==> inputs of trial 86 <==
==> flow/design.v (excerpt) <==
module Mesh( 
  input         clock, 
  input  [7:0]  io_in_a_0_0, 
  input  [7:0]  io_in_a_1_0, 
  input  [7:0]  io_in_a_2_0, 
  input  [7:0]  io_in_a_3_0, 
  input  [7:0]  io_in_d_0_0, 
  input  [7:0]  io_in_d_1_0, 
  input  [7:0]  io_in_d_2_0, 
  input  [7:0]  io_in_d_3_0, 
  input  [15:0]  io_in_b_0_0, 
  input  [15:0]  io_in_b_1_0, 
  input  [15:0]  io_in_b_2_0, 
  input  [15:0]  io_in_b_3_0, 
  input         io_in_control_0_0_propagate, 
  input         io_in_control_1_0_propagate, 
  input         io_in_control_2_0_propagate, 
  input         io_in_control_3_0_propagate, 
  output reg [15:0] io_out_c_0_0, 
  output reg [15:0] io_out_c_1_0, 
  output reg [15:0] io_out_c_2_0, 
  output reg [15:0] io_out_c_3_0
 );
clock: 4.45 ns
lec_check: 0
abc_area: 0
cap_margin: 20
cell_pad_in_sites_global_placement: 0
core_margin: 3
core_utilization: 70
cts_cluster_size: 24
gpl_timing_driven: 1
slew_margin: 20
run.sh (not shown) runs the stock make flow with config.mk's settings and CLKGATE_MAP_FILE=.
==> trial 24: changes against trial 86 <==
- ABC_AREA: 0 -> unset
- CELL_PAD_IN_SITES_GLOBAL_PLACEMENT: 0 -> unset
- CORE_MARGIN: 3 -> 2
- CORE_UTILIZATION: 70 -> 72
- CTS_CLUSTER_SIZE: 24 -> unset
- GPL_TIMING_DRIVEN: 1 -> unset
- PLACE_DENSITY: unset -> 0.65
==> flow/constraint.sdc (replaced) <==
create_clock -name core_clock -period 4.12 [get_ports {clock}]
set_input_delay 0.8240 -clock core_clock [delete_from_list [all_inputs] [get_ports {clock}]]
set_output_delay 0.8240 -clock core_clock [all_outputs]
set_load 0.01 [all_outputs]
==> trial 60: changes against trial 86 <==
- ABC_AREA: 0 -> unset
- CELL_PAD_IN_SITES_GLOBAL_PLACEMENT: 0 -> unset
- CORE_MARGIN: 3 -> 2
- CORE_UTILIZATION: 70 -> 58
- CTS_CLUSTER_SIZE: 24 -> unset
- GPL_TIMING_DRIVEN: 1 -> unset
- PLACE_DENSITY: unset -> 0.6
==> flow/constraint.sdc (replaced) <==
create_clock -name core_clock -period 2.27 [get_ports {clock}]
set_input_delay 0.4540 -clock core_clock [delete_from_list [all_inputs] [get_ports {clock}]]
set_output_delay 0.4540 -clock core_clock [all_outputs]
set_load 0.01 [all_outputs]
==> qor summary <==
|  | trial 24 | trial 86 | trial 60 |
|---|---|---|---|
| Floorplan utilization | 72.4% | 70.8% | 58.2% |
| Min Tclk post-route | 5080 ps | 4990 ps | 4680 ps |
| Routability congestion estimate from global placement | 0.911 | 0.905 | 0.876 |
| Run status | finished with violations | finished with violations | finished with violations |
| Layout check failures | negative setup slack | negative setup slack | negative setup slack |
| Grt met3 use | 5.92% | 5.00% | 4.01% |
| Maximum net fanout on the critical path | 3 | 3 | 7 |
| Worst EP required | 4690 ps | 5090 ps | 2900 ps |
| Overall routed net length | 268000 microns | 245000 microns | 186000 microns |
| Final Worst Setup Slack | -964 ps | -536 ps | -2410 ps |
| Pre-CTS worst setup slack | -673 ps | -343 ps | -2560 ps |

---

==> inputs of 01-04 <==
Mesh again, from the RTL that the note above started with.
Design Mesh, start of the top module:
module Mesh( 
  input         clock, 
  input  [7:0]  io_in_a_0_0, 
  input  [7:0]  io_in_a_1_0, 
  input  [7:0]  io_in_a_2_0, 
  input  [7:0]  io_in_a_3_0, 
  input  [7:0]  io_in_d_0_0, 
  input  [7:0]  io_in_d_1_0, 
  input  [7:0]  io_in_d_2_0, 
  input  [7:0]  io_in_d_3_0, 
  input  [15:0]  io_in_b_0_0, 
  input  [15:0]  io_in_b_1_0, 
  input  [15:0]  io_in_b_2_0, 
  input  [15:0]  io_in_b_3_0, 
  input         io_in_control_0_0_propagate, 
  input         io_in_control_1_0_propagate, 
  input         io_in_control_2_0_propagate, 
  input         io_in_control_3_0_propagate, 
  output reg [15:0] io_out_c_0_0, 
  output reg [15:0] io_out_c_1_0, 
  output reg [15:0] io_out_c_2_0, 
  output reg [15:0] io_out_c_3_0
 );
Settings: LEC_CHECK=0, CAP_MARGIN=20, CORE_MARGIN=2, CORE_UTILIZATION=72, CTS_CLUSTER_DIAMETER=30, CTS_CLUSTER_SIZE=75, PLACE_DENSITY=0.65, SETUP_SLACK_MARGIN=1.04, SLEW_MARGIN=20; clock period 4.5 ns.
==> 03-15 (differences from 01-04) <==
Settings changed: CAP_MARGIN 20 to 15, CTS_CLUSTER_DIAMETER 30 to not set, CTS_CLUSTER_SIZE 75 to 79, SETUP_SLACK_MARGIN 1.04 to 0.97.
==> flow/constraint.sdc (replaced) <==
create_clock -name core_clock -period 5.15 [get_ports {clock}]
set_input_delay 1.0300 -clock core_clock [delete_from_list [all_inputs] [get_ports {clock}]]
set_output_delay 1.0300 -clock core_clock [all_outputs]
set_load 0.01 [all_outputs]
==> 04-25 (differences from 01-04) <==
Settings changed: CTS_CLUSTER_DIAMETER 30 to not set, CTS_CLUSTER_SIZE 75 to 57, SETUP_SLACK_MARGIN 1.04 to not set.
==> flow/constraint.sdc (replaced) <==
create_clock -name core_clock -period 3.45 [get_ports {clock}]
set_input_delay 0.6900 -clock core_clock [delete_from_list [all_inputs] [get_ports {clock}]]
set_output_delay 0.6900 -clock core_clock [all_outputs]
set_load 0.01 [all_outputs]
==> comparison table <==
| item | 03-15 | 01-04 | 04-25 |
|---|---|---|---|
| Leading cell category by total area | multi-input combinational cells | - | multi-input combinational cells |
| Count of antenna-violating nets left after detailed routing | 0 | - | 0 |
| Type of the tightest min-delay check | reg2reg | - | in2reg |
| Number of instances resized during post-cts repair | 1078 | 760 | 712 |
| Final Hold Fails | 0 | - | 0 |
| Startpoint of the lowest-slack register-to-register path | _T_271 | - | _T_10_0[4] |
| Clock skew | 0.0345 ns | - | 0.0262 ns |
| Placement-stage worst setup slack | 0.110 ns | -0.241 ns | -1.38 ns |
| Well-tap cell count | 1488 | - | 1488 |
| Beginning of the worst hold path | _T_3_0[7] | - | io_in_b_3_0[14] |
| Endpoint required time on the critical path | 5.74 ns | - | 4.09 ns |
| Non-filler cells in the finished layout | 9625 | - | 10300 |
| Worst Slack Setup Final | 0.131 ns | - | -1.76 ns |
| Run status | no timing/DRC/antenna violations | aborted with a tool error | complete, but fails checks |
| Failing step | - | 5_1_grt | - |
| Reasons for failing layout checks | - | - | setup timing |
| Placed cell count | 8989 | 9581 | 9880 |
| Launching element of the worst setup path | _T_271 | - | _T_10_0[4] |
